--- design/flow/constraint.sdc ---
create_clock -name core_clock -period 89.8 [get_ports {i_clk}]
set_input_delay 17.9600 -clock core_clock [delete_from_list [all_inputs] [get_ports {i_clk}]]
set_output_delay 17.9600 -clock core_clock [all_outputs]
set_load 0.01 [all_outputs]
--- design/flow/config.mk ---
export PLATFORM = sky130hd
export DESIGN_NAME = AudDSP
export DESIGN_NICKNAME = AudDSP
export VERILOG_FILES = /design/flow/design.v
export SDC_FILE = /design/flow/constraint.sdc
export NUM_CORES = 4
export LEC_CHECK = 0
export CAP_MARGIN = 0
export CORE_MARGIN = 2
export CORE_UTILIZATION = 58
export CTS_CLUSTER_DIAMETER = 351
export CTS_CLUSTER_SIZE = 31
export GPL_TIMING_DRIVEN = 1
export PLACE_DENSITY = 0.45
export SETUP_SLACK_MARGIN = -0.16
export SLEW_MARGIN = 20
--- design/flow/run.sh ---
#!/bin/bash
# the make line also repeats each setting of config.mk as NAME=value (left out here)
make -C /OpenROAD-flow-scripts/flow DESIGN_CONFIG=/design/flow/config.mk WORK_HOME=/design/flow/orfs CLKGATE_MAP_FILE= finish
--- design/flow/design.v ---
module AudDSP (
    input i_rst_n,
    input i_clk,
    input i_start,  
    input i_pause,  
    input [2:0] i_speed,
    input i_is_slow,
    input i_slow_mode,
    input i_daclrck,                
    input signed [15:0] i_sram_data,
    input [19:0] i_sram_stop_addr,  
    output signed [15:0] o_dac_data,
    output o_en,                    
    output o_is_pause,
    output [19:0] o_sram_addr
);
    localparam S_IDLE = 0;
    localparam S_PAUSE = 1;
    localparam S_PLAY = 2;
    localparam S_EMPTY = 3;
    reg [2:0] state_r, state_w;
    reg is_pause_r, is_pause_w;
    reg is_slow_r, is_slow_w;
    reg slow_mode_r, slow_mode_w;
    reg [2:0] speed_r, speed_w;
    reg [3:0] slow_counter_r, slow_counter_w;
    reg [1:0] get_data_counter_r, get_data_counter_w;
    reg [19:0] addr_r, addr_w;
    reg signed [15:0] sram_data_r, sram_data_w, sram_data_next_r, sram_data_next_w;
    reg [15:0] o_data_r, o_data_w;
    assign o_en = !i_daclrck;
    assign o_dac_data = o_data_r;
    assign o_sram_addr = addr_r;
    assign o_is_pause = is_pause_r;
    always @(*) begin
        state_w = state_r;
        case(state_r)
            S_IDLE: begin
                if(i_start)         state_w = S_PAUSE;
                else                state_w = S_IDLE;
            end
            S_PAUSE: begin
                if(!is_pause_r)     state_w = S_PLAY;
                else                state_w = S_PAUSE;
            end
            S_PLAY: begin
                if(is_pause_r)      state_w = S_PAUSE;
                else begin
                    if(!i_daclrck)  state_w = S_EMPTY;
                    else            state_w = S_PLAY;
                end
            end
            S_EMPTY: begin
                if(is_pause_r)      state_w = S_PAUSE;
                else begin
                    if(!i_daclrck)  state_w = S_EMPTY;
                    else            state_w = S_PLAY;
                end
            end
        endcase
    end
    always @(*) begin
        slow_counter_w = slow_counter_r;
        case(state_r)
            S_IDLE:     slow_counter_w = 0;
            S_PAUSE:    slow_counter_w = 0;
            S_PLAY: begin
                if(is_slow_r && !is_pause_r && i_daclrck) begin
                    if(slow_counter_r == speed_r)   slow_counter_w = 0;
                    else                            slow_counter_w = slow_counter_r + 1;
                end
            end
        endcase
    end
    always @(*) begin
        get_data_counter_w = get_data_counter_r;
        case(state_r)
            S_IDLE:     get_data_counter_w = 0;
            S_PAUSE:    get_data_counter_w = 0;
            S_PLAY: begin
                if(get_data_counter_r < 3)  get_data_counter_w = get_data_counter_r + 1;
            end
            S_EMPTY:    get_data_counter_w = 0;
        endcase
    end
    always @(*) begin
        is_pause_w = is_pause_r;
        case(state_r)
            S_IDLE:                 is_pause_w = 1;
            S_PAUSE: if(i_pause)    is_pause_w = 0;
            S_PLAY:  if(i_pause)    is_pause_w = 1;
            S_EMPTY: if(i_pause)    is_pause_w = 1;
        endcase
    end
    always @(*) begin
        is_slow_w = is_slow_r;
        slow_mode_w = slow_mode_r;
        speed_w = speed_r;
        case(state_r)
            S_IDLE: begin
                is_slow_w = 0;
                slow_mode_w = 0;
                speed_w = 0;
            end
            S_PAUSE: begin
                is_slow_w = i_is_slow;
                slow_mode_w = i_slow_mode;
                speed_w = i_speed;
            end
            S_PLAY: begin
                is_slow_w = is_slow_r;
                slow_mode_w = slow_mode_r;
                speed_w = speed_r;
            end
            S_EMPTY: begin
                is_slow_w = i_is_slow;
                slow_mode_w = i_slow_mode;
                speed_w = i_speed;
            end
        endcase
    end
    reg [20:0] temp_addr;      
    always @(*) begin
        addr_w = addr_r;
        temp_addr = addr_r;
        case(state_r)
            S_IDLE:     temp_addr = 0;
            S_PLAY: begin
                if(get_data_counter_r == 0) begin
                    if(is_slow_r) begin
                        if(slow_counter_r == 0)     temp_addr = addr_r + 1;
                    end
                    else                            temp_addr = addr_r + speed_r + 1;
                end
            end
        endcase
        if(temp_addr > i_sram_stop_addr)    addr_w = 0;
        else                                addr_w = temp_addr;
    end
    always @(*) begin
        sram_data_w = sram_data_r;
        sram_data_next_w = sram_data_next_r;
        case(state_r)
            S_IDLE: begin
                sram_data_w = 0;
                sram_data_next_w = 0;
            end
            S_PAUSE: begin
                sram_data_next_w = i_sram_data;
            end
            S_PLAY: begin
                if(get_data_counter_r == 2) begin
                    if(is_slow_r)begin           
                        if(slow_counter_r == 0) begin
                            sram_data_w = sram_data_next_r;
                            sram_data_next_w = i_sram_data;
                        end
                    end
                    else begin                   
                        sram_data_w = sram_data_next_r;
                        sram_data_next_w = i_sram_data;
                    end
                end
            end
        endcase
    end
    reg signed [16:0] diff;
    reg signed [20:0] diff_counter_prod;
    reg signed [20:0] diff_counter_prod_div_speed;
    always @(*) begin
        o_data_w = o_data_r;
        diff = 0;
        diff_counter_prod = 0;
        diff_counter_prod_div_speed = 0;
        case(state_r)
            S_IDLE: o_data_w = 0;
            S_PLAY: begin
                if(get_data_counter_r == 3) begin
                    if(is_slow_r) begin
                        if(slow_mode_r) begin
                            diff = $signed(sram_data_next_r) - $signed(sram_data_r);
                            diff_counter_prod = $signed(diff) * $signed({1'b0, slow_counter_r});
                            diff_counter_prod_div_speed = $signed($signed(diff_counter_prod) / $signed({1'b0, speed_r + 1}));
                            o_data_w = $signed($signed(sram_data_r) + $signed(diff_counter_prod_div_speed));
                        end
                        else o_data_w = sram_data_r;
                    end
                    else o_data_w = sram_data_r;
                end
            end
        endcase
    end
    always_ff @(posedge i_clk or negedge i_rst_n) begin
        if(!i_rst_n) begin
            state_r <= S_IDLE;
            is_pause_r <= 1;
            addr_r <= 0;
            speed_r <= 0;
            o_data_r <= 0;
            is_slow_r <= 0;
            slow_mode_r <= 0;
            sram_data_r <= 0;
            slow_counter_r <= 0;
            sram_data_next_r <= 0;
            get_data_counter_r <= 0;
        end
        else begin
            state_r <= state_w;
            is_pause_r <= is_pause_w;
            addr_r <= addr_w;
            speed_r <= i_speed;
            o_data_r <= o_data_w;
            is_slow_r <= i_is_slow;
            slow_mode_r <= i_slow_mode;
            sram_data_r <= sram_data_w;
            slow_counter_r <= slow_counter_w;
            sram_data_next_r <= sram_data_next_w;
            get_data_counter_r <= get_data_counter_w;
        end
    end
endmodule
==> impl_metrics.csv, run 1 <==
group,metric,value,unit
outcome,status,"timing/DRC/antenna clean",
die,fp-row-count,80,
layout,syn2layout_area_growth,6.408,%
critical_path,critPathLaunch,"speed_r[1]$_DFF_PN0_",
synthesis,yosys_warnings,1,
die,core,47650,sq um
timing,fin_crit,83.02,ns
synthesis,synthCells,3922,
die,die_h,223.4,um
synthesis,ys_sh_adder,0.1303,
critical_path,cp.depth,332,
cts,max-clock-path-buffers,2,
timing,max_slew_margin,0.05402,
synthesis,syn_avg_cell_area,7.120,sq um
worst_hold_path,hold_class,"reg -> reg",
synthesis,aoi_share,0.2989,
worst_hold_path,whs_endpoint,"o_data_r[11]$_DFFE_PN0P_",
placed_design,place_hpwl,74020,um
synthesis,ys_seq_frac,0.07537,
placed_design,pre_cts_slack,5.581,ns
synthesis,mux_share,0.03509,
critical_path,crit_buf_inv,12,
critical_path,rr_worst_depth,332,
synthesis,synth.area.top_cells,"ha_1 (10%), dfrtp_1 (7.3%), xnor2_1 (5.3%)",
route,drc,0,
critical_path,critical-path-top-delay-family,"AND-OR/OR-AND gates",
global_routing,grt_overflow,0,
critical_path,r2r_setup_slack,6.78,ns
critical_path,crit_type,"reg -> reg",
timing,tns,0,ns
job,tool_warnings,33,
die,io_pins,84,
synthesis,ys_area,27920,sq um
global_routing,grt_first_pass_wirelength,146700,um
synthesis,yosys_cells,3922,
timing,timing_max_transition_violations_final,0,
route,wl_per_cell,19.97,um
placed_design,dp_cells,4540,
timing,skew,0.007766,ns
placed_design,place_congestion,1.023,
route,drt_iter0_markers,3316,
cts,htreeDepth,3,
critical_path,crit_top_cell,"a21oi_1",
synthesis,top_cells_by_count,"nand2_1 (373), nor2_1 (356), a21oi_1 (237)",
synthesis,yosys.area_share.simple,0.3348,
critical_path,slowest_delay,0.76,ns
cts,clock_latency,0.35,ns
placed_design,port_buffers,83,
route,drt-vias-per-instance,6.787,
route,vias,30990,
die,initial_core_util,0.5861,
synthesis,yosysMostFrequentCell,"nand2_1",
route,totalWireLength,91200,um
die,dieWidth,223.4,um
cts,cts_root_buf,"clkbuf_16",
global_routing,grt_max_degree,84,
critical_path,worst_ep_required_time,90.01,ns
worst_hold_path,worstHoldStart,"o_data_r[11]$_DFFE_PN0P_",
synthesis,top_area_cell,"ha_1",
cts,clkTransAtPathRegs,0.07,ns
synthesis,syn_area,27920,sq um
route,antenna_left,0,
critical_path,r2r_start,"speed_r[1]$_DFF_PN0_",
die,die_area,49910,sq um
global_routing,antenna_found_initial,0,
critical_path,crit_path_top_delay_cell,"or4_1",
timing,setup_slack,6.783,ns
layout,fill_cells,4340,
synthesis,flop_cell,"dfrtp_1",
timing,setup_violations,0,
synthesis,ys_sh_xor,0.08151,
timing,timing.hold.ws,0.4887,ns
critical_path,critPathArrivalTime,83.23,ns
timing,worst_pin_slew,1.416,ns
critical_path,cp-end-kind,"register",
global_routing,grt_pass1_vias,28480,
critical_path,startpoint_type,"register",
timing,max_freq,12.05,MHz
worst_hold_path,whs_path_depth,2,
cts,cts_made_buffers,9,
route,drtPass1Iterations,6,
placed_design,dpl-instance-area,29270,sq um
synthesis,numSynthFlops,84,
layout,fin_area,29710,sq um
synthesis,top_logic_kind,"simple AND/OR/NAND/NOR gates",
global_routing,grt_util_all_layers,0.3488,
synthesis,synth-edff-count,0,
timing,final.period_utilization,0.9245,
job,drv_cap,0,
timing,hold_viol_final,0,
critical_path,critPathCapture,"o_data_r[15]$_DFFE_PN0P_",
critical_path,regToRegEndpoint,"o_data_r[15]$_DFFE_PN0P_",
synthesis,ys_types,151,
critical_path,cp_max_fo,34,
layout,nNetsFinal,4259,
synthesis,synthArstFlopShare,1.000,
cts,cts_tree,"built",
synthesis,yosys.area.top_type_share,0.1031,
cts,clock_sinks,84,
route,antenna_cells,0,
layout,fin_cells,4566,
[metal layers]
layer / wire [um] / vias up / GRT usage
li1: - / 14790 / -
met1: 40900 / 14600 / 0.4937
met2: 40670 / 1378 / 0.5592
met3: 6751 / 225 / 0.03530
met4: 2878 / 0 / 0.1043
met5: 0 / - / 0
[layout make-up]
type / instances / area, sq um / area share
Multi-Input combinational cell: 3542 / 24740 / 0.8328
Timing Repair Buffer: 113 / 1070 / 0.03600
Tap cell: 615 / 769.5 / 0.02590
Clock buffer: 9 / 225.2 / 0.007580
Clock inverter: 7 / 61.31 / 0.002063
Sequential cell: 84 / 2106 / 0.07087
Inverter: 196 / 737.0 / 0.02480
[through the flow]
step / utilization
5_1_grt: 0.6236
2_1_floorplan: -
3_3_place_gp: 0.6143
6_report: 0.6236
3_5_place_dp: 0.6143
4_1_cts: 0.6203
[repair_timing]
| action | 4_1_cts | 5_1_grt |
|---|---|---|
| setup endpoints to repair | 0 | 15 |
| hold buffers | 0 | 0 |
| resized | 0 | 14 |
| buffers inserted | 0 | 10 |
==> run 2: changes to the inputs <==
ABC_AREA = 1   (was unset)
CAP_MARGIN = 20   (was 0)
CORE_UTILIZATION = 72   (was 58)
CTS_CLUSTER_DIAMETER = unset   (was 351)
CTS_CLUSTER_SIZE = unset   (was 31)
GPL_TIMING_DRIVEN = unset   (was 1)
MAX_ROUTING_LAYER = met4   (was unset)
PLACE_DENSITY = unset   (was 0.45)
PLACE_DENSITY_LB_ADDON = 0.2   (was unset)
SETUP_SLACK_MARGIN = unset   (was -0.16)
clock period = 65.4 ns   (was 89.8 ns; I/O delays follow)
==> run 2 against run 1 <==
- clock skew is 0.0016 ns higher
- critical path depth is 22 higher
- utilization is 14 points higher
- synthesized area is 20% higher
- synthesized cell count is 52% higher
- design area is 18% higher
- largest cell class unchanged
- critical path type unchanged
- worst setup slack worse by 0.92 ns
- non-clock buffer count is 7 lower
- maximum frequency is 39% higher
- cell count is 45% higher
- first-iteration DRC count is 46% higher
==> impl_metrics.csv, run 2 <==
group,metric,value,unit
outcome,status,"timing/DRC/antenna clean",
critical_path,crit_type,"reg -> reg",
cts,max-clock-path-buffers,2,
synthesis,top_area_cell,"nand2_1",
critical_path,r2r_start,"speed_r[0]$_DFF_PN0_",
placed_design,port_buffers,83,
placed_design,place_congestion,1.059,
timing,fin_crit,59.54,ns
synthesis,numSynthFlops,84,
job,tool_warnings,31,
synthesis,yosysMostFrequentCell,"nand2_1",
worst_hold_path,worstHoldStart,"o_data_r[4]$_DFFE_PN0P_",
synthesis,ys_types,80,
synthesis,synthCells,5960,
timing,hold_viol_final,0,
synthesis,synthArstFlopShare,1.000,
route,totalWireLength,107200,um
route,antenna_left,0,
timing,timing_max_transition_violations_final,0,
timing,timing.hold.ws,0.5245,ns
route,wl_per_cell,16.21,um
critical_path,cp-end-kind,"register",
worst_hold_path,hold_class,"reg -> reg",
synthesis,top_cells_by_count,"nand2_1 (1516), inv_1 (909), nor2_1 (755)",
global_routing,grt_util_all_layers,0.4434,
global_routing,grt_first_pass_wirelength,172000,um
route,vias,39740,
synthesis,syn_avg_cell_area,5.602,sq um
synthesis,aoi_share,0.1049,
die,initial_core_util,0.7326,
die,fp-row-count,78,
timing,max_slew_margin,0.2355,
timing,skew,0.009373,ns
synthesis,ys_sh_xor,0.05352,
layout,syn2layout_area_growth,4.643,%
synthesis,mux_share,0.0002998,
cts,clock_sinks,84,
critical_path,critPathLaunch,"speed_r[0]$_DFF_PN0_",
synthesis,yosys.area_share.simple,0.5256,
placed_design,place_hpwl,83960,um
cts,clock_latency,0.35,ns
critical_path,r2r_setup_slack,5.86,ns
synthesis,yosys_warnings,1,
global_routing,antenna_found_initial,0,
synthesis,yosys.area.top_type_share,0.1704,
cts,cts_tree,"built",
layout,logic_area,26700,sq um
route,drtPass1Iterations,9,
die,dieWidth,219.3,um
critical_path,crit_buf_inv,59,
die,io_pins,84,
critical_path,critical-path-top-delay-family,"simple AND/OR/NAND/NOR gates",
timing,final.period_utilization,0.9104,
synthesis,yosys_cells,5960,
cts,cts_made_buffers,9,
job,drv_cap,0,
route,drt-vias-per-instance,6.008,
critical_path,crit_path_top_delay_cell,"dfrtp_2",
critical_path,worst_ep_required_time,65.63,ns
die,die_h,219.3,um
layout,nNetsFinal,6322,
cts,htreeDepth,3,
synthesis,synth.area.top_cells,"nand2_1 (17%), inv_1 (10%), ha_1 (8.6%)",
critical_path,cp_max_fo,36,
cts,cts_hold_buf,0,
synthesis,ys_area,33390,sq um
critical_path,rr_worst_depth,354,
critical_path,critPathCapture,"o_data_r[15]$_DFFE_PN0P_",
cts,cts_root_buf,"clkbuf_16",
synthesis,flop_cell,"dfrtp_1",
die,core,45580,sq um
timing,worst_pin_slew,1.118,ns
synthesis,ys_seq_frac,0.06303,
critical_path,cp.depth,354,
die,die_area,48110,sq um
worst_hold_path,whs_endpoint,"o_data_r[4]$_DFFE_PN0P_",
timing,setup_violations,0,
synthesis,ys_sh_adder,0.1084,
critical_path,regToRegEndpoint,"o_data_r[15]$_DFFE_PN0P_",
layout,register_area,2106,sq um
route,drt_iter0_markers,4851,
critical_path,slowest_delay,0.52,ns
synthesis,top_logic_kind,"simple AND/OR/NAND/NOR gates",
synthesis,syn_area,33390,sq um
critical_path,critPathArrivalTime,59.77,ns
worst_hold_path,whs_path_depth,2,
global_routing,grt_overflow,0,
global_routing,grt_max_degree,51,
cts,clkTransAtPathRegs,0.07,ns
critical_path,startpoint_type,"register",
global_routing,grt_pass1_vias,36260,
layout,fin_util,0.7666,
route,antenna_cells,0,
critical_path,crit_top_cell,"nand2_1",
layout,fill_cells,3804,
timing,max_freq,16.80,MHz
synthesis,synth-edff-count,0,
route,drc,0,
run 2: area by class of cell:
class                      instances  area share
tap                              600     0.02149
inverter                        1065      0.1160
timing repair buffer             106     0.02865
clock buffer                       9    0.006446
sequential                        84     0.06027
multi-input combinational       4743      0.7641
clock inverter                     7    0.003044
run 2: repair_timing:
item | CTS | global route
resized | 0 | 33
endpoints found under the setup margin | 0 | 16
setup buffers | 0 | 12
run 2: metrics by stage:
step                      instance area (sq um)  setup WS [ns]  TNS [ns]  instances
after floorplan                           33430          10.45         0       5971
after detailed placement                  34330          2.606         0       6580
after global routing                      34940        -0.2212   -0.2409       6614
after global placement                    34330          5.581         0       6580
after CTS                                 34660          2.312         0       6596
final                                     34940          5.860         0       6614
run 2: layer usage:
metal | vias up | wire, um | track usage
met5 | - | 0 | -
met4 | 0 | 5717 | 0.2164
met3 | 539 | 10410 | 0.07041
met2 | 2254 | 48780 | 0.7267
met1 | 17720 | 42300 | 0.5289
li1 | 19220 | - | -
==> run 3: changes to the inputs <==
ABC_AREA = unset   (was 1)
CORE_UTILIZATION = 59   (was 72)
MAX_ROUTING_LAYER = unset   (was met4)
PLACE_DENSITY_LB_ADDON = unset   (was 0.2)
clock period = 53.6 ns   (was 65.4 ns; I/O delays follow)
==> run 3 against run 2 <==
- the run now fails in 5_1_grt
- synthesized area fell by 16%
- synthesized cell count fell by 34%
- die size rose by 2.0%
==> impl_metrics.csv, run 3 <==
group,metric,value,unit
outcome,status,"stopped before the end",
outcome,haltStage,"5_1_grt",
outcome,stop_error,"[ERROR GRT-0116] Global routing finished with congestion. Check the congestion regions in the DRC Viewer.",
die,initial_core_util,0.5985,
placed_design,dp_cells,5976,
die,fp-row-count,79,
synthesis,synthArstFlopShare,1.000,
cts,clock_sinks,84,
synthesis,syn_avg_cell_area,7.120,sq um
placed_design,place_congestion,1.068,
global_routing,grt_overflow,654,
synthesis,synth.area.top_cells,"ha_1 (10%), dfrtp_1 (7.3%), xnor2_1 (5.3%)",
synthesis,synthCells,3922,
placed_design,place_hpwl,97110,um
synthesis,mux_share,0.03509,
die,io_pins,84,
synthesis,yosys_warnings,1,
synthesis,ys_types,151,
synthesis,ys_sh_adder,0.1303,
synthesis,numSynthFlops,84,
die,dieWidth,221.6,um
synthesis,flop_cell,"dfrtp_1",
cts,cts_hold_buf,0,
synthesis,yosys_cells,3922,
synthesis,syn_area,27920,sq um
cts,htreeDepth,3,
die,core,46650,sq um
synthesis,ys_area,27920,sq um
die,die_area,49080,sq um
placed_design,port_buffers,83,
cts,cts_root_buf,"clkbuf_16",
cts,cts_made_buffers,9,
synthesis,top_cells_by_count,"nand2_1 (373), nor2_1 (356), a21oi_1 (237)",
synthesis,yosysMostFrequentCell,"nand2_1",
synthesis,ys_sh_xor,0.08151,
synthesis,synth-edff-count,0,
synthesis,aoi_share,0.2989,
die,die_h,221.6,um
synthesis,top_logic_kind,"simple AND/OR/NAND/NOR gates",
cts,max-clock-path-buffers,2,
synthesis,yosys.area_share.simple,0.3348,
global_routing,grt_util_all_layers,0.8904,
synthesis,yosys.area.top_type_share,0.1031,
synthesis,ys_seq_frac,0.07537,
synthesis,top_area_cell,"ha_1",
run 3: repair_timing:
item | CTS
resized | 116
setup endpoints to repair | 16
pin swaps | 182
buffers inserted | 284
run 3: metal layers:
| layer | track usage | GRT overflow |
|---|---|---|
| met1 | 0.8534 | 26 |
| met2 | 1.016 | 400 |
| met3 | 0.8016 | 15 |
| met4 | 0.9457 | 209 |
| met5 | 0.5259 | 4 |
run 3: per-stage QoR:
stage / setup WS [ns] / cell area, sq um / TNS (ns)
CTS: -8.034 / 44240 / -111.34
detailed placement: -9.759 / 41230 / -138.11
global placement: -6.273 / 41230 / -83.13
floorplan: -12.88 / 29260 / -186.19
==> run 4: changes to the inputs <==
ABC_AREA = 1   (was unset)
CAP_MARGIN = 0   (was 20)
CORE_UTILIZATION = 71   (was 59)
CTS_CLUSTER_DIAMETER = 351   (was unset)
CTS_CLUSTER_SIZE = 31   (was unset)
GPL_TIMING_DRIVEN = 1   (was unset)
MAX_ROUTING_LAYER = met4   (was unset)
PLACE_DENSITY_LB_ADDON = 0.2   (was unset)
SETUP_SLACK_MARGIN = 5.0   (was unset)
clock period = 60.9 ns   (was 53.6 ns; I/O delays follow)
==> run 4 against run 3 <==
- synthesized area is 20% higher
- synthesized cell count is 52% higher
- the run now finishes clean
- die size is 0.63% lower
==> impl_metrics.csv, run 4 <==
group,metric,value,unit
timing,worst_pin_slew,1.006,ns
synthesis,ys_sh_xor,0.05352,
job,drv_cap,0,
job,tool_warnings,31,
die,die_area,48770,sq um
critical_path,worst_ep_required_time,61.13,ns
critical_path,startpoint_type,"register",
synthesis,top_cells_by_count,"nand2_1 (1516), inv_1 (909), nor2_1 (755)",
route,totalWireLength,109800,um
synthesis,yosys_warnings,1,
critical_path,r2r_start,"speed_r[1]$_DFF_PN0_",
global_routing,grt_overflow,0,
die,fp-row-count,79,
die,initial_core_util,0.7187,
synthesis,yosys_cells,5960,
synthesis,ys_seq_frac,0.06303,
critical_path,critical-path-top-delay-family,"simple AND/OR/NAND/NOR gates",
critical_path,cp-end-kind,"register",
cts,cts_root_buf,"clkbuf_16",
synthesis,aoi_share,0.1049,
synthesis,yosys.area_share.simple,0.5256,
synthesis,mux_share,0.0002998,
worst_hold_path,whs_path_depth,1,
critical_path,r2r_setup_slack,8.34,ns
critical_path,crit_path_top_delay_cell,"dfrtp_1",
cts,max-clock-path-buffers,2,
critical_path,critPathLaunch,"speed_r[1]$_DFF_PN0_",
timing,hold_viol_final,0,
synthesis,ys_types,80,
timing,max_slew_margin,0.3120,
cts,htreeDepth,3,
global_routing,grt_use_met1,0.5213,
route,drtPass1Iterations,9,
synthesis,ys_sh_adder,0.1084,
die,core,46460,sq um
synthesis,syn_area,33390,sq um
global_routing,gr-usage-met2,0.7030,
route,wl_per_cell,16.32,um
critical_path,regToRegEndpoint,"o_data_r[15]$_DFFE_PN0P_",
critical_path,critPathCapture,"o_data_r[15]$_DFFE_PN0P_",
cts,cts_made_buffers,9,
timing,fin_crit,52.56,ns
cts,cts_tree,"built",
critical_path,slowest_delay,0.44,ns
critical_path,cp.depth,364,
timing,timing_max_transition_violations_final,0,
worst_hold_path,worstHoldStart,"state_r[2]$_DFF_PN0_",
route,drt-vias-per-instance,6.010,
route,antenna_left,0,
critical_path,rr_worst_depth,364,
cts,cts_hold_buf,0,
global_routing,grt_first_pass_wirelength,172900,um
synthesis,synthCells,5960,
synthesis,numSynthFlops,84,
global_routing,grt_max_degree,55,
die,dieWidth,220.9,um
global_routing,grt_util_all_layers,0.4283,
synthesis,ys_area,33390,sq um
synthesis,yosys.area.top_type_share,0.1704,
timing,final.period_utilization,0.8631,
timing,setup_violations,0,
placed_design,port_buffers,83,
route,drc,0,
synthesis,flop_cell,"dfrtp_1",
critical_path,crit_type,"reg -> reg",
die,io_pins,84,
placed_design,place_hpwl,83470,um
synthesis,top_area_cell,"nand2_1",
global_routing,met3_usage,0.06028,
timing,skew,0.01058,ns
outcome,status,"timing/DRC/antenna clean",
die,die_h,220.9,um
timing,max_freq,19.03,MHz
synthesis,synthArstFlopShare,1.000,
global_routing,grt_pass1_vias,36550,
critical_path,critPathArrivalTime,52.79,ns
layout,fin_area,36180,sq um
worst_hold_path,hold_class,"reg -> reg",
cts,clock_latency,0.36,ns
cts,clock_sinks,84,
layout,nNetsFinal,6427,
critical_path,crit_buf_inv,61,
synthesis,synth-edff-count,0,
synthesis,syn_avg_cell_area,5.602,sq um
route,vias,40430,
placed_design,place_congestion,1.056,
worst_hold_path,whs_endpoint,"is_pause_r$_DFFE_PN1P_",
global_routing,antenna_found_initial,1,
layout,syn2layout_area_growth,8.353,%
synthesis,yosysMostFrequentCell,"nand2_1",
placed_design,dpl-instance-area,34370,sq um
timing,rsz0062_at_grt,"false",
synthesis,synth.area.top_cells,"nand2_1 (17%), inv_1 (10%), ha_1 (8.6%)",
cts,clkTransAtPathRegs,0.07,ns
synthesis,top_logic_kind,"simple AND/OR/NAND/NOR gates",
critical_path,cp_max_fo,16,
critical_path,crit_top_cell,"nand2_1",
route,drt_iter0_markers,4636,
global_routing,grt.busiest_layer,"met2",
run 4: layout make-up:
type,instances,area (sq um)
Antenna cell,1,2.502
Clock buffer,9,225.2
Clock inverter,7,52.55
Fill cell,3641,10280
Inverter,1065,4058
Multi-Input combinational cell,4749,27220
Sequential cell,84,2106
Tap cell,607,759.5
Timing Repair Buffer,205,1752
run 4: metal layers:
metal	routed length (um)	part of all wire
met1	43190	0.39
met2	50110	0.46
met3	10650	0.097
met4	5847	0.053
met5	0	0
run 4: repair_timing:
item / 4_1_cts / 5_1_grt
buffers inserted: 17 / 90
pin swaps: 13 / 85
resized: 44 / 127
cloned: 8 / 4
setup endpoints to repair: 16 / 16
run 4: through the flow:
stage / setup TNS, ns / hold slack (ns) / utilization / cells / setup WS (ns)
after global routing: 0 / 0.5329 / 0.7787 / 6727 / 4.187
after global placement: 0 / 0.4757 / 0.7399 / 6591 / 2.167
final: 0 / 0.5043 / 0.7787 / 6727 / 8.340
after floorplan: 0 / 0.4430 / - / 5971 / 5.946
after CTS: 0 / 0.4993 / 0.7541 / 6632 / 5.037
after detailed placement: -2.659 / 0.4813 / 0.7399 / 6591 / -0.9226
==> run 5: changes to the inputs <==
ABC_AREA = unset   (was 1)
CORE_UTILIZATION = 72   (was 71)
CTS_CLUSTER_DIAMETER = 360   (was 351)
CTS_CLUSTER_SIZE = 37   (was 31)
MAX_ROUTING_LAYER = unset   (was met4)
PLACE_DENSITY = 0.45   (was unset)
PLACE_DENSITY_LB_ADDON = unset   (was 0.2)
SETUP_SLACK_MARGIN = -0.16   (was 5.0)
clock period = 73.2 ns   (was 60.9 ns; I/O delays follow)
==> run 5 against run 4 <==
- via count is 17% lower
- highest routed layer unchanged
- synthesized cell count shrank 34%
- maximum frequency decreased by 26%
- hold slack worse by 0.019 ns
- non-clock buffer count increased by 53
- register-to-register slack lost 5.8 ns
- die size fell by 17%
- critical path depth is 34 lower
- sequential cell count did not move
- sequential share of layout area rose by 0.88 points
==> impl_metrics.csv, run 5 <==
group,metric,value,unit
outcome,status,"timing/DRC/antenna clean",
route,drt-vias-per-instance,7.233,
synthesis,ys_seq_frac,0.07537,
die,die_area,40370,sq um
global_routing,grt_util_all_layers,0.4348,
synthesis,synthCells,3922,
critical_path,r2r_setup_slack,2.56,ns
critical_path,crit_type,"reg -> reg",
synthesis,top_logic_kind,"simple AND/OR/NAND/NOR gates",
global_routing,grt_max_degree,85,
die,fp-row-count,72,
die,dieWidth,200.9,um
critical_path,critPathLaunch,"speed_r[2]$_DFF_PN0_",
critical_path,critical-path-top-delay-family,"simple AND/OR/NAND/NOR gates",
placed_design,place_hpwl,72550,um
route,antenna_left,0,
critical_path,cp_max_fo,15,
route,drtPass1Iterations,10,
global_routing,grt_pass1_vias,30400,
synthesis,yosys.area.top_type_share,0.1031,
critical_path,cp-end-kind,"register",
cts,cts_made_buffers,9,
cts,max-clock-path-buffers,2,
critical_path,worst_ep_required_time,73.40,ns
cts,cts_tree,"built",
critical_path,rr_worst_depth,330,
synthesis,ys_area,27920,sq um
critical_path,cp.depth,330,
layout,syn2layout_area_growth,12.61,%
timing,worst_pin_slew,1.113,ns
die,io_pins,84,
critical_path,crit_path_top_delay_cell,"or4b_2",
synthesis,synth.area.top_cells,"ha_1 (10%), dfrtp_1 (7.3%), xnor2_1 (5.3%)",
cts,clkTransAtPathRegs,0.06,ns
critical_path,crit_top_cell,"o21a_1",
route,drt_iter0_markers,4503,
cts,htreeDepth,3,
global_routing,grt_first_pass_wirelength,150200,um
route,drc,0,
layout,fin_util,0.8174,
timing,tns,0,ns
placed_design,place_congestion,1.151,
worst_hold_path,hold_class,"reg -> reg",
synthesis,numSynthFlops,84,
timing,max_slew_margin,0.2476,
route,totalWireLength,95630,um
die,initial_core_util,0.7259,
synthesis,top_area_cell,"ha_1",
synthesis,top_cells_by_count,"nand2_1 (373), nor2_1 (356), a21oi_1 (237)",
timing,setup_slack,2.562,ns
synthesis,mux_share,0.03509,
synthesis,syn_avg_cell_area,7.120,sq um
global_routing,antenna_found_initial,0,
critical_path,crit_buf_inv,10,
critical_path,critPathArrivalTime,70.84,ns
synthesis,ys_sh_xor,0.08151,
timing,hold_viol_final,0,
critical_path,r2r_start,"speed_r[2]$_DFF_PN0_",
synthesis,yosysMostFrequentCell,"nand2_1",
timing,setup_violations,0,
route,vias,33380,
timing,skew,0.006110,ns
critical_path,regToRegEndpoint,"o_data_r[15]$_DFFE_PN0P_",
cts,clock_latency,0.34,ns
synthesis,syn_area,27920,sq um
synthesis,ys_sh_adder,0.1303,
synthesis,synth-edff-count,0,
job,drv_cap,0,
cts,clock_sinks,84,
worst_hold_path,worstHoldStart,"o_data_r[7]$_DFFE_PN0P_",
cts,cts_root_buf,"clkbuf_16",
synthesis,yosys.area_share.simple,0.3348,
synthesis,aoi_share,0.2989,
timing,fin_crit,70.64,ns
timing,max_freq,14.16,MHz
layout,nNetsFinal,4405,
placed_design,pre_cts_slack,-3.028,ns
die,core,38470,sq um
die,die_h,200.9,um
synthesis,synthArstFlopShare,1.000,
critical_path,critPathCapture,"o_data_r[15]$_DFFE_PN0P_",
synthesis,ys_types,151,
critical_path,slowest_delay,0.74,ns
route,antenna_cells,0,
route,wl_per_cell,20.72,um
synthesis,yosys_warnings,1,
worst_hold_path,whs_endpoint,"o_data_r[7]$_DFFE_PN0P_",
global_routing,grt_overflow,0,
worst_hold_path,whs_path_depth,2,
timing,timing_max_transition_violations_final,0,
timing,final.period_utilization,0.9650,
critical_path,startpoint_type,"register",
synthesis,yosys_cells,3922,
synthesis,flop_cell,"dfrtp_1",
placed_design,port_buffers,83,
job,tool_warnings,33,
==> run 5: through the flow <==
step                cells  area [sq um]  hold WS [ns]
global route         4615         31440        0.5166
detailed placement   4521         29790        0.4707
floorplan            3933         28030        0.4647
finish               4615         31440        0.4851
global placement     4521         29780        0.4666
CTS                  4548         30370        0.4867
==> run 5: cell type report <==
type,instances,area (sq um)
Clock buffer,11,242.7
Multi-Input combinational cell,3543,25470
Inverter,196,740.7
Clock inverter,5,85.08
Sequential cell,84,2107
Fill cell,2714,7023
Tap cell,518,648.1
Timing Repair Buffer,258,2151
==> run 5: per-layer routing <==
layer / wire [um] / track usage
met5: 0 / 0
met4: 4812 / 0.1725
met3: 10150 / 0.07792
met2: 42880 / 0.7050
met1: 37780 / 0.5728
==> run 5: timing repair <==
item | 4_1_cts | 5_1_grt
hold buffers | 0 | 0
gates resized | 37 | 134
setup buffers | 10 | 66
cloned | 1 | 1
pin swaps | 6 | 40
endpoints found under the setup margin | 15 | 16
==> run 6: changes to the inputs <==
CAP_MARGIN = 20   (was 0)
CORE_UTILIZATION = 65   (was 72)
CTS_CLUSTER_DIAMETER = 39   (was 360)
CTS_CLUSTER_SIZE = unset   (was 37)
GPL_TIMING_DRIVEN = unset   (was 1)
MAX_ROUTING_LAYER = met4   (was unset)
PLACE_DENSITY = unset   (was 0.45)
SETUP_SLACK_MARGIN = unset   (was -0.16)
clock period = 71.5 ns   (was 73.2 ns; I/O delays follow)
==> run 6 against run 5 <==
- still clean on timing, DRC and antenna
- first-iteration DRC count shrank 17%
- utilization shrank 6.6 points
- synthesized area is the same
- clock skew grew 0.0078 ns
- sequential share of layout area is essentially flat
- routed wire length grew 0.47%
- cell count grew 0.65%
- largest cell class unchanged
==> impl_metrics.csv, run 6 <==
group,metric,value,unit
critical_path,worst_ep_required_time,71.72,ns
synthesis,yosys_cells,3922,
synthesis,synthArstFlopShare,1.000,
critical_path,crit_type,"reg -> reg",
worst_hold_path,whs_endpoint,"o_data_r[14]$_DFFE_PN0P_",
synthesis,top_area_cell,"ha_1",
critical_path,critPathLaunch,"speed_r[0]$_DFF_PN0_",
worst_hold_path,hold_class,"reg -> reg",
cts,htreeDepth,3,
timing,tns,0,ns
cts,cts_tree,"built",
synthesis,ys_sh_adder,0.1303,
critical_path,cp-end-kind,"register",
critical_path,crit_buf_inv,13,
synthesis,mux_share,0.03509,
die,die_h,211.3,um
outcome,status,"timing/DRC/antenna clean",
critical_path,startpoint_type,"register",
synthesis,numSynthFlops,84,
critical_path,critical-path-top-delay-family,"simple AND/OR/NAND/NOR gates",
die,core,42130,sq um
worst_hold_path,worstHoldStart,"o_data_r[14]$_DFFE_PN0P_",
cts,max-clock-path-buffers,2,
route,drtPass1Iterations,12,
critical_path,cp_max_fo,11,
timing,final.period_utilization,0.9576,
synthesis,flop_cell,"dfrtp_1",
critical_path,rr_worst_depth,339,
die,io_pins,84,
synthesis,aoi_share,0.2989,
synthesis,yosys.area_share.simple,0.3348,
route,vias,32730,
synthesis,synthCells,3922,
critical_path,regToRegEndpoint,"o_data_r[15]$_DFFE_PN0P_",
critical_path,critPathCapture,"o_data_r[15]$_DFFE_PN0P_",
route,drt_iter0_markers,3760,
global_routing,grt_max_degree,85,
critical_path,critPathArrivalTime,68.69,ns
placed_design,dpl-instance-area,30050,sq um
placed_design,place_hpwl,75280,um
worst_hold_path,whs_path_depth,2,
cts,clkTransAtPathRegs,0.08,ns
layout,fin_util,0.7519,
synthesis,top_logic_kind,"simple AND/OR/NAND/NOR gates",
synthesis,synth.area.top_cells,"ha_1 (10%), dfrtp_1 (7.3%), xnor2_1 (5.3%)",
synthesis,yosys_warnings,1,
timing,setup_violations,0,
synthesis,yosysMostFrequentCell,"nand2_1",
route,totalWireLength,96080,um
cts,clock_sinks,84,
timing,timing_max_transition_violations_final,0,
timing,skew,0.01392,ns
global_routing,grt_first_pass_wirelength,152100,um
timing,setup_slack,3.031,ns
layout,syn2layout_area_growth,13.46,%
critical_path,crit_top_cell,"ha_1",
synthesis,ys_sh_xor,0.08151,
timing,max_freq,14.61,MHz
global_routing,grt_overflow,0,
critical_path,r2r_start,"speed_r[0]$_DFF_PN0_",
critical_path,r2r_setup_slack,3.03,ns
cts,cts_root_buf,"clkbuf_16",
synthesis,ys_area,27920,sq um
global_routing,grt_util_all_layers,0.4191,
timing,fin_crit,68.47,ns
die,dieWidth,211.3,um
layout,nNetsFinal,4413,
timing,max_slew_margin,0.2782,
route,drc,0,
synthesis,syn_area,27920,sq um
die,fp-row-count,75,
die,die_area,44630,sq um
job,tool_warnings,33,
job,drv_cap,0,
critical_path,cp.depth,339,
timing,worst_pin_slew,1.073,ns
route,drt-vias-per-instance,7.046,
synthesis,ys_types,151,
synthesis,syn_avg_cell_area,7.120,sq um
synthesis,synth-edff-count,0,
critical_path,slowest_delay,0.60,ns
critical_path,crit_path_top_delay_cell,"or4b_4",
placed_design,pre_cts_slack,-2.616,ns
placed_design,place_congestion,1.112,
global_routing,antenna_found_initial,1,
die,initial_core_util,0.6627,
route,antenna_left,0,
layout,fin_area,31680,sq um
synthesis,top_cells_by_count,"nand2_1 (373), nor2_1 (356), a21oi_1 (237)",
placed_design,port_buffers,83,
cts,cts_made_buffers,9,
cts,clock_latency,0.36,ns
global_routing,grt_pass1_vias,30180,
timing,hold_viol_final,0,
synthesis,ys_seq_frac,0.07537,
route,wl_per_cell,20.68,um
synthesis,yosys.area.top_type_share,0.1031,
## run 6: through the flow
stage	instances	hold slack, ns
after CTS	4586	0.4888
after global placement	4557	0.4674
after global routing	4645	0.5145
final	4645	0.4918
after floorplan	3933	0.4647
after detailed placement	4557	0.4738
## run 6: cell type report
cell class / count / area, sq um
clock inverters: 6 / 75.07
repair buffers: 266 / 2207
diodes: 1 / 2.502
well taps: 539 / 674.4
clock buffers: 10 / 239.0
multi-input cells: 3543 / 25630
fillers: 3337 / 10450
inverters: 196 / 740.7
flip-flops and latches: 84 / 2108
## run 6: layer usage
layer,GRT usage,part of all wire,vias up
met2,0.6510,0.45,1849
met3,0.06111,0.091,384
met4,0.1523,0.041,0
met1,0.5541,0.42,15420
li1,-,-,15080
met5,-,0,-
## run 6: timing repair
item / CTS / global route
pin swaps: 8 / 54
gates resized: 36 / 144
endpoints found under the setup margin: 15 / 16
gates cloned: 1 / 0
buffers inserted: 12 / 57
hold buffers: 0 / 0
==> run 7: changes to the inputs <==
ABC_AREA = 1   (was unset)
CORE_UTILIZATION = 71   (was 65)
CTS_CLUSTER_DIAMETER = 298   (was 39)
CTS_CLUSTER_SIZE = 49   (was unset)
PLACE_DENSITY = 0.66   (was unset)
SETUP_SLACK_MARGIN = 5.0   (was unset)
TNS_END_PERCENT = 5   (was unset)
clock period = 49.1 ns   (was 71.5 ns; I/O delays follow)
==> run 7 against run 6 <==
- the run now fails in 5_1_grt
- synthesized area is 20% higher
- synthesized cell count is 52% higher
- die size is 9.3% higher
==> impl_metrics.csv, run 7 <==
group,metric,value,unit
cts,max-clock-path-buffers,2,
global_routing,grt_overflow,1,
synthesis,yosys_warnings,1,
placed_design,port_buffers,83,
synthesis,top_logic_kind,"simple AND/OR/NAND/NOR gates",
synthesis,top_area_cell,"nand2_1",
synthesis,mux_share,0.0002998,
global_routing,grt_util_all_layers,0.7786,
cts,htreeDepth,3,
cts,cts_hold_buf,0,
synthesis,flop_cell,"dfrtp_1",
placed_design,pre_cts_slack,-2.080,ns
synthesis,ys_types,80,
die,die_area,48770,sq um
synthesis,numSynthFlops,84,
die,initial_core_util,0.7187,
synthesis,ys_area,33390,sq um
synthesis,ys_sh_adder,0.1084,
synthesis,aoi_share,0.1049,
cts,cts_root_buf,"clkbuf_16",
synthesis,yosys.area_share.simple,0.5256,
outcome,stop_error,"[ERROR GRT-0232] Routing congestion too high. Check the congestion heatmap in the GUI.",
synthesis,synthArstFlopShare,1.000,
synthesis,yosysMostFrequentCell,"nand2_1",
synthesis,ys_seq_frac,0.06303,
placed_design,dpl-instance-area,36010,sq um
placed_design,place_hpwl,83410,um
die,core,46460,sq um
synthesis,top_cells_by_count,"nand2_1 (1516), inv_1 (909), nor2_1 (755)",
cts,cts_made_buffers,9,
synthesis,syn_avg_cell_area,5.602,sq um
placed_design,place_congestion,1.091,
die,dieWidth,220.9,um
synthesis,ys_sh_xor,0.05352,
synthesis,synthCells,5960,
synthesis,yosys.area.top_type_share,0.1704,
outcome,status,"stopped before the end",
cts,clock_sinks,84,
die,die_h,220.9,um
synthesis,synth-edff-count,0,
outcome,haltStage,"5_1_grt",
die,io_pins,84,
die,fp-row-count,79,
synthesis,yosys_cells,5960,
synthesis,synth.area.top_cells,"nand2_1 (17%), inv_1 (10%), ha_1 (8.6%)",
synthesis,syn_area,33390,sq um
[run 7: what timing repair did]
action / in CTS
pin swaps: 179
setup endpoints to repair: 16
setup buffers: 215
gates resized: 165
cloned: 9
[run 7: per-stage QoR]
| step | TNS [ns] | utilization | cells |
|---|---|---|---|
| global placement | 0 | 0.7751 | 6704 |
| detailed placement | -15.21 | 0.7751 | 6704 |
| CTS | 0 | 0.8355 | 6944 |
| floorplan | -0.9875 | - | 5971 |
[run 7: routing by layer]
layer,overflow,global-route usage
met1,0,0.7639
met2,0,0.9363
met3,0,0.6024
met4,1,0.7660
met5,-,-
==> run 8: changes to the inputs <==
ABC_AREA = unset   (was 1)
CORE_UTILIZATION = 40   (was 71)
CTS_CLUSTER_DIAMETER = unset   (was 298)
CTS_CLUSTER_SIZE = unset   (was 49)
MAX_ROUTING_LAYER = unset   (was met4)
PLACE_DENSITY = unset   (was 0.66)
SETUP_SLACK_MARGIN = unset   (was 5.0)
TNS_END_PERCENT = unset   (was 5)
clock period = 73.7 ns   (was 49.1 ns; I/O delays follow)
==> run 8 against run 7 <==
- the run now finishes clean
- synthesized area down 16%
- synthesized cell count shrank 34%
- die size up 47%
==> impl_metrics.csv, run 8 <==
group,metric,value,unit
synthesis,synth-edff-count,0,
critical_path,cp.depth,346,
die,dieWidth,268.2,um
route,drt-vias-per-instance,6.110,
global_routing,grt_pass1_vias,27970,
critical_path,r2r_start,"speed_r[0]$_DFF_PN0_",
synthesis,ys_seq_frac,0.07537,
layout,syn2layout_area_growth,13.11,%
die,io_pins,84,
synthesis,ys_area,27920,sq um
placed_design,pre_cts_slack,-2.189,ns
route,drc,0,
synthesis,top_cells_by_count,"nand2_1 (373), nor2_1 (356), a21oi_1 (237)",
worst_hold_path,hold_class,"reg -> reg",
job,tool_warnings,31,
critical_path,slowest_delay,0.60,ns
layout,fill_cells,6980,
synthesis,ys_sh_xor,0.08151,
critical_path,critPathCapture,"o_data_r[15]$_DFFE_PN0P_",
critical_path,critPathArrivalTime,69.45,ns
cts,clock_latency,0.36,ns
placed_design,place_hpwl,75450,um
die,die_h,268.2,um
placed_design,port_buffers,83,
critical_path,crit_buf_inv,16,
critical_path,regToRegEndpoint,"o_data_r[15]$_DFFE_PN0P_",
synthesis,aoi_share,0.2989,
worst_hold_path,worstHoldStart,"o_data_r[4]$_DFFE_PN0P_",
synthesis,mux_share,0.03509,
placed_design,place_congestion,0.9570,
cts,cts_root_buf,"clkbuf_16",
critical_path,crit_top_cell,"o21a_1",
critical_path,cp_max_fo,16,
cts,max-clock-path-buffers,2,
global_routing,grt_first_pass_wirelength,150100,um
cts,cts_made_buffers,9,
synthesis,flop_cell,"dfrtp_1",
layout,fin_util,0.4589,
critical_path,critical-path-top-delay-family,"AND-OR/OR-AND gates",
synthesis,synth.area.top_cells,"ha_1 (10%), dfrtp_1 (7.3%), xnor2_1 (5.3%)",
critical_path,r2r_setup_slack,4.49,ns
route,drtPass1Iterations,6,
synthesis,top_logic_kind,"simple AND/OR/NAND/NOR gates",
critical_path,critPathLaunch,"speed_r[0]$_DFF_PN0_",
timing,final.period_utilization,0.9391,
timing,timing_max_transition_violations_final,0,
die,fp-row-count,96,
global_routing,grt_util_all_layers,0.2513,
die,initial_core_util,0.4057,
global_routing,antenna_found_initial,1,
synthesis,yosys_warnings,1,
timing,skew,0.02051,ns
timing,worst_pin_slew,1.107,ns
cts,cts_tree,"built",
synthesis,syn_area,27920,sq um
worst_hold_path,whs_path_depth,2,
synthesis,synthArstFlopShare,1.000,
synthesis,ys_sh_adder,0.1303,
synthesis,yosysMostFrequentCell,"nand2_1",
job,drv_cap,0,
route,drt_iter0_markers,2643,
timing,hold_viol_final,0,
cts,clkTransAtPathRegs,0.08,ns
synthesis,ys_types,151,
timing,setup_violations,0,
critical_path,crit_path_top_delay_cell,"or4b_1",
synthesis,yosys.area_share.simple,0.3348,
layout,nNetsFinal,4388,
timing,max_slew_margin,0.2525,
route,totalWireLength,93960,um
die,die_area,71940,sq um
worst_hold_path,whs_endpoint,"o_data_r[4]$_DFFE_PN0P_",
route,wl_per_cell,18.75,um
timing,max_freq,14.45,MHz
critical_path,cp-end-kind,"register",
synthesis,synthCells,3922,
cts,htreeDepth,3,
critical_path,worst_ep_required_time,73.93,ns
synthesis,top_area_cell,"ha_1",
critical_path,rr_worst_depth,346,
synthesis,numSynthFlops,84,
synthesis,yosys.area.top_type_share,0.1031,
synthesis,yosys_cells,3922,
global_routing,grt_max_degree,71,
timing,setup_slack,4.486,ns
cts,clock_sinks,84,
route,antenna_cells,0,
critical_path,crit_type,"reg -> reg",
synthesis,syn_avg_cell_area,7.120,sq um
global_routing,grt_overflow,0,
outcome,status,"timing/DRC/antenna clean",
timing,fin_crit,69.21,ns
critical_path,startpoint_type,"register",
die,core,68830,sq um
route,antenna_left,0,
route,vias,30620,
run 8: metrics by stage:
stage	hold WS (ns)	setup TNS (ns)	cells	instance area [sq um]
after global routing	0.5093	-0.5140	5011	31580
final	0.4922	0	5011	31580
after floorplan	0.4647	0	3933	28030
after detailed placement	0.4746	-13.88	4939	30340
after global placement	0.4742	-0.05274	4938	30330
after CTS	0.4955	0	4964	30820
run 8: per-layer routing:
layer | part of all wire | global-route usage | wire length, um
met1 | 0.50 | 0.3786 | 47150
met4 | 0.018 | 0.05360 | 1736
met3 | 0.051 | 0.01677 | 4777
met2 | 0.43 | 0.3891 | 40280
met5 | 0.00014 | 0 | 13
run 8: repair_timing:
item / in CTS / in global routing
buffers inserted: 8 / 46
pin swaps: 3 / 30
resized: 26 / 106
cloned: 1 / 1
setup endpoints to repair: 15 / 16
hold buffers: 0 / 0
run 8: area by class of cell:
| class | count | area, sq um | share of cell area |
|---|---|---|---|
| clock inverters | 6 | 86.33 | 0.002733 |
| flip-flops and latches | 84 | 2106 | 0.06667 |
| clock buffers | 10 | 229.0 | 0.007250 |
| inverters | 196 | 740.7 | 0.02345 |
| repair buffers | 241 | 2019 | 0.06394 |
| multi-input cells | 3543 | 25240 | 0.7991 |
| well taps | 931 | 1165 | 0.03688 |
==> run 9: changes to the inputs <==
ABC_AREA = 1   (was unset)
CAP_MARGIN = 30   (was 20)
CELL_PAD_IN_SITES_GLOBAL_PLACEMENT = 2   (was unset)
CORE_UTILIZATION = 68   (was 40)
CTS_CLUSTER_DIAMETER = 43   (was unset)
GPL_ROUTABILITY_DRIVEN = 0   (was unset)
GPL_TIMING_DRIVEN = 0   (was unset)
MAX_ROUTING_LAYER = met5   (was unset)
PLACE_DENSITY = 0.54   (was unset)
SLEW_MARGIN = 0   (was 20)
clock period = 103.0 ns   (was 73.7 ns; I/O delays follow)
==> run 9 against run 8 <==
- the run now fails in 3_1_place_gp_skip_io
- die size shrank 29%
- synthesized cell count is 52% higher
- synthesized area rose by 20%
==> impl_metrics.csv, run 9 <==
group,metric,value,unit
outcome,status,"stopped before the end",
outcome,haltStage,"3_1_place_gp_skip_io",
outcome,stop_error,"[ERROR GPL-0301] Utilization 144.760 % exceeds 100%.",
synthesis,flop_cell,"dfrtp_1",
synthesis,yosys.area.top_type_share,0.1704,
die,initial_core_util,0.6849,
synthesis,top_cells_by_count,"nand2_1 (1516), inv_1 (909), nor2_1 (755)",
synthesis,ys_seq_frac,0.06303,
synthesis,top_logic_kind,"simple AND/OR/NAND/NOR gates",
synthesis,yosysMostFrequentCell,"nand2_1",
synthesis,syn_avg_cell_area,5.602,sq um
synthesis,ys_types,80,
synthesis,synth.area.top_cells,"nand2_1 (17%), inv_1 (10%), ha_1 (8.6%)",
die,die_h,225.6,um
die,core,48750,sq um
die,fp-row-count,81,
synthesis,synth-edff-count,0,
die,die_area,50890,sq um
synthesis,ys_sh_xor,0.05352,
synthesis,synthArstFlopShare,1.000,
synthesis,numSynthFlops,84,
synthesis,yosys_warnings,1,
die,dieWidth,225.6,um
synthesis,synthCells,5960,
synthesis,yosys_cells,5960,
synthesis,syn_area,33390,sq um
synthesis,ys_area,33390,sq um
synthesis,mux_share,0.0002998,
synthesis,top_area_cell,"nand2_1",
synthesis,yosys.area_share.simple,0.5256,
synthesis,aoi_share,0.1049,
synthesis,ys_sh_adder,0.1084,
==> run 10: changes to the inputs <==
ABC_AREA = unset   (was 1)
CAP_MARGIN = 0   (was 30)
CELL_PAD_IN_SITES_GLOBAL_PLACEMENT = unset   (was 2)
CORE_UTILIZATION = 43   (was 68)
CTS_CLUSTER_DIAMETER = 142   (was 43)
CTS_CLUSTER_SIZE = 98   (was unset)
GPL_ROUTABILITY_DRIVEN = unset   (was 0)
HOLD_SLACK_MARGIN = 0.3   (was unset)
MAX_ROUTING_LAYER = unset   (was met5)
PLACE_DENSITY = 0.45   (was 0.54)
SETUP_SLACK_MARGIN = -0.16   (was unset)
SLEW_MARGIN = 20   (was 0)
clock period = 129.0 ns   (was 103.0 ns; I/O delays follow)
==> run 10 against run 9 <==
- die size is 32% higher
- the run now finishes clean
- synthesized area fell by 16%
- synthesized cell count fell by 34%
==> impl_metrics.csv, run 10 <==
group,metric,value,unit
timing,max_slew_margin,0.2046,
die,dieWidth,258.8,um
synthesis,numSynthFlops,84,
timing,skew,0.01144,ns
cts,cts_root_buf,"clkbuf_16",
layout,syn2layout_area_growth,8.285,%
die,initial_core_util,0.4339,
critical_path,crit_buf_inv,28,
timing,setup_violations,0,
placed_design,place_congestion,0.8649,
critical_path,cp_max_fo,37,
cts,clock_sinks,84,
critical_path,cp.depth,342,
timing,final.period_utilization,0.7245,
critical_path,r2r_setup_slack,35.54,ns
die,io_pins,84,
timing,worst_pin_slew,1.178,ns
timing,tns,0,ns
worst_hold_path,hold_class,"reg -> reg",
synthesis,synth.area.top_cells,"ha_1 (10%), dfrtp_1 (7.3%), xnor2_1 (5.3%)",
die,die_h,258.8,um
synthesis,yosys_warnings,1,
placed_design,pre_cts_slack,36.80,ns
global_routing,grt_use_met1,0.3954,
synthesis,ys_sh_xor,0.08151,
synthesis,syn_avg_cell_area,7.120,sq um
global_routing,gr-usage-met2,0.4427,
cts,post-cts-setup-buffers,0,
synthesis,ys_sh_adder,0.1303,
route,antenna_cells,0,
synthesis,ys_area,27920,sq um
synthesis,yosysMostFrequentCell,"nand2_1",
synthesis,mux_share,0.03509,
global_routing,met3_usage,0.009096,
synthesis,ys_seq_frac,0.07537,
job,drv_cap,0,
route,drc,0,
global_routing,grt_max_degree,51,
global_routing,grt.busiest_layer,"met2",
critical_path,worst_ep_required_time,129.21,ns
route,antenna_left,0,
global_routing,grt_util_all_layers,0.2665,
cts,cts_made_buffers,9,
placed_design,port_buffers,83,
route,drt-vias-per-instance,6.042,
synthesis,yosys.area.top_type_share,0.1031,
synthesis,top_area_cell,"ha_1",
placed_design,place_hpwl,76740,um
cts,htreeDepth,3,
synthesis,top_cells_by_count,"nand2_1 (373), nor2_1 (356), a21oi_1 (237)",
route,vias,29560,
timing,hold_viol_final,0,
synthesis,aoi_share,0.2989,
route,wl_per_cell,18.79,um
synthesis,syn_area,27920,sq um
critical_path,r2r_start,"speed_r[0]$_DFF_PN0_",
synthesis,synth-edff-count,0,
cts,clock_latency,0.35,ns
synthesis,top_logic_kind,"simple AND/OR/NAND/NOR gates",
timing,rsz0062_at_grt,"false",
die,core,64350,sq um
global_routing,grt_first_pass_wirelength,149300,um
timing,max_freq,10.70,MHz
critical_path,rr_worst_depth,342,
cts,max-clock-path-buffers,2,
critical_path,crit_type,"reg -> reg",
route,totalWireLength,91920,um
critical_path,critPathArrivalTime,93.67,ns
critical_path,cp-end-kind,"register",
layout,nNetsFinal,4345,
synthesis,flop_cell,"dfrtp_1",
worst_hold_path,whs_endpoint,"o_data_r[11]$_DFFE_PN0P_",
critical_path,regToRegEndpoint,"o_data_r[15]$_DFFE_PN0P_",
timing,fin_crit,93.46,ns
cts,cts_tree,"built",
cts,cts_hold_buf,0,
synthesis,ys_types,151,
outcome,status,"timing/DRC/antenna clean",
cts,clkTransAtPathRegs,0.06,ns
worst_hold_path,worstHoldStart,"o_data_r[11]$_DFFE_PN0P_",
critical_path,crit_top_cell,"a21oi_1",
die,fp-row-count,93,
critical_path,startpoint_type,"register",
route,drt_iter0_markers,2069,
critical_path,critPathLaunch,"speed_r[0]$_DFF_PN0_",
critical_path,crit_path_top_delay_cell,"dfrtp_4",
timing,timing.hold.ws,0.4808,ns
worst_hold_path,whs_path_depth,2,
critical_path,slowest_delay,0.87,ns
global_routing,grt_overflow,0,
critical_path,critical-path-top-delay-family,"AND-OR/OR-AND gates",
die,die_area,66990,sq um
synthesis,yosys_cells,3922,
cts,postCtsResizedCells,0,
global_routing,antenna_found_initial,0,
timing,timing_max_transition_violations_final,0,
global_routing,grt_pass1_vias,27470,
synthesis,synthCells,3922,
route,drtPass1Iterations,6,
critical_path,critPathCapture,"o_data_r[15]$_DFFE_PN0P_",
timing,setup_slack,35.54,ns
synthesis,yosys.area_share.simple,0.3348,
synthesis,synthArstFlopShare,1.000,
job,tool_warnings,33,
-- run 10: cell type report --
cell class / instances / area [sq um]
Buffer: 111 / 489.2
Sequential cell: 84 / 2108
Multi-Input combinational cell: 3542 / 24650
Tap cell: 855 / 1070
Fill cell: 6793 / 34110
Clock buffer: 10 / 229.0
Inverter: 196 / 737.0
Clock inverter: 6 / 47.55
Timing Repair Buffer: 88 / 902.1
-- run 10: routing by layer --
metal	share of wire	up-vias	routed length [um]
li1	-	14960	-
met1	0.51	14040	46620
met2	0.46	512	42070
met3	0.028	40	2585
met4	0.0070	0	639
met5	0	-	0
-- run 10: metrics by stage --
| stage | instance area [sq um] | cells | utilization |
|---|---|---|---|
| 2_1_floorplan | 27960 | 3933 | - |
| 3_5_place_dp | 29960 | 4876 | 0.4656 |
| 4_1_cts | 30240 | 4892 | 0.4699 |
| 3_3_place_gp | 29860 | 4871 | 0.4641 |
| 6_report | 30240 | 4892 | 0.4699 |
| 5_1_grt | 30240 | 4892 | 0.4699 |
==> run 11: changes to the inputs <==
ABC_AREA = 1   (was unset)
CAP_MARGIN = 30   (was 0)
CELL_PAD_IN_SITES_GLOBAL_PLACEMENT = 3   (was unset)
CORE_UTILIZATION = 68   (was 43)
CTS_CLUSTER_DIAMETER = 43   (was 142)
CTS_CLUSTER_SIZE = unset   (was 98)
GPL_ROUTABILITY_DRIVEN = 0   (was unset)
GPL_TIMING_DRIVEN = unset   (was 0)
HOLD_SLACK_MARGIN = unset   (was 0.3)
MAX_ROUTING_LAYER = met5   (was unset)
PLACE_DENSITY = 0.54   (was 0.45)
SETUP_SLACK_MARGIN = unset   (was -0.16)
SLEW_MARGIN = 0   (was 20)
clock period = 100.0 ns   (was 129.0 ns; I/O delays follow)
==> run 11 against run 10 <==
- the flow now stops in 3_1_place_gp_skip_io
- die size fell by 24%
- synthesized area up 20%
- synthesized cell count increased by 52%
==> impl_metrics.csv, run 11 <==
group,metric,value,unit
synthesis,ys_seq_frac,0.06303,
outcome,status,"stopped before the end",
synthesis,yosysMostFrequentCell,"nand2_1",
synthesis,synthCells,5960,
synthesis,yosys.area_share.simple,0.5256,
die,dieWidth,225.6,um
die,core,48750,sq um
synthesis,syn_area,33390,sq um
synthesis,ys_sh_xor,0.05352,
synthesis,yosys_cells,5960,
synthesis,syn_avg_cell_area,5.602,sq um
synthesis,ys_types,80,
synthesis,flop_cell,"dfrtp_1",
synthesis,top_logic_kind,"simple AND/OR/NAND/NOR gates",
die,fp-row-count,81,
synthesis,synthArstFlopShare,1.000,
synthesis,synth.area.top_cells,"nand2_1 (17%), inv_1 (10%), ha_1 (8.6%)",
outcome,haltStage,"3_1_place_gp_skip_io",
synthesis,mux_share,0.0002998,
synthesis,synth-edff-count,0,
synthesis,ys_sh_adder,0.1084,
synthesis,yosys_warnings,1,
die,die_area,50890,sq um
synthesis,top_area_cell,"nand2_1",
outcome,stop_error,"[ERROR GPL-0301] Utilization 177.089 % exceeds 100%.",
die,die_h,225.6,um
die,initial_core_util,0.6849,
synthesis,yosys.area.top_type_share,0.1704,
synthesis,numSynthFlops,84,
synthesis,ys_area,33390,sq um
synthesis,top_cells_by_count,"nand2_1 (1516), inv_1 (909), nor2_1 (755)",
synthesis,aoi_share,0.1049,
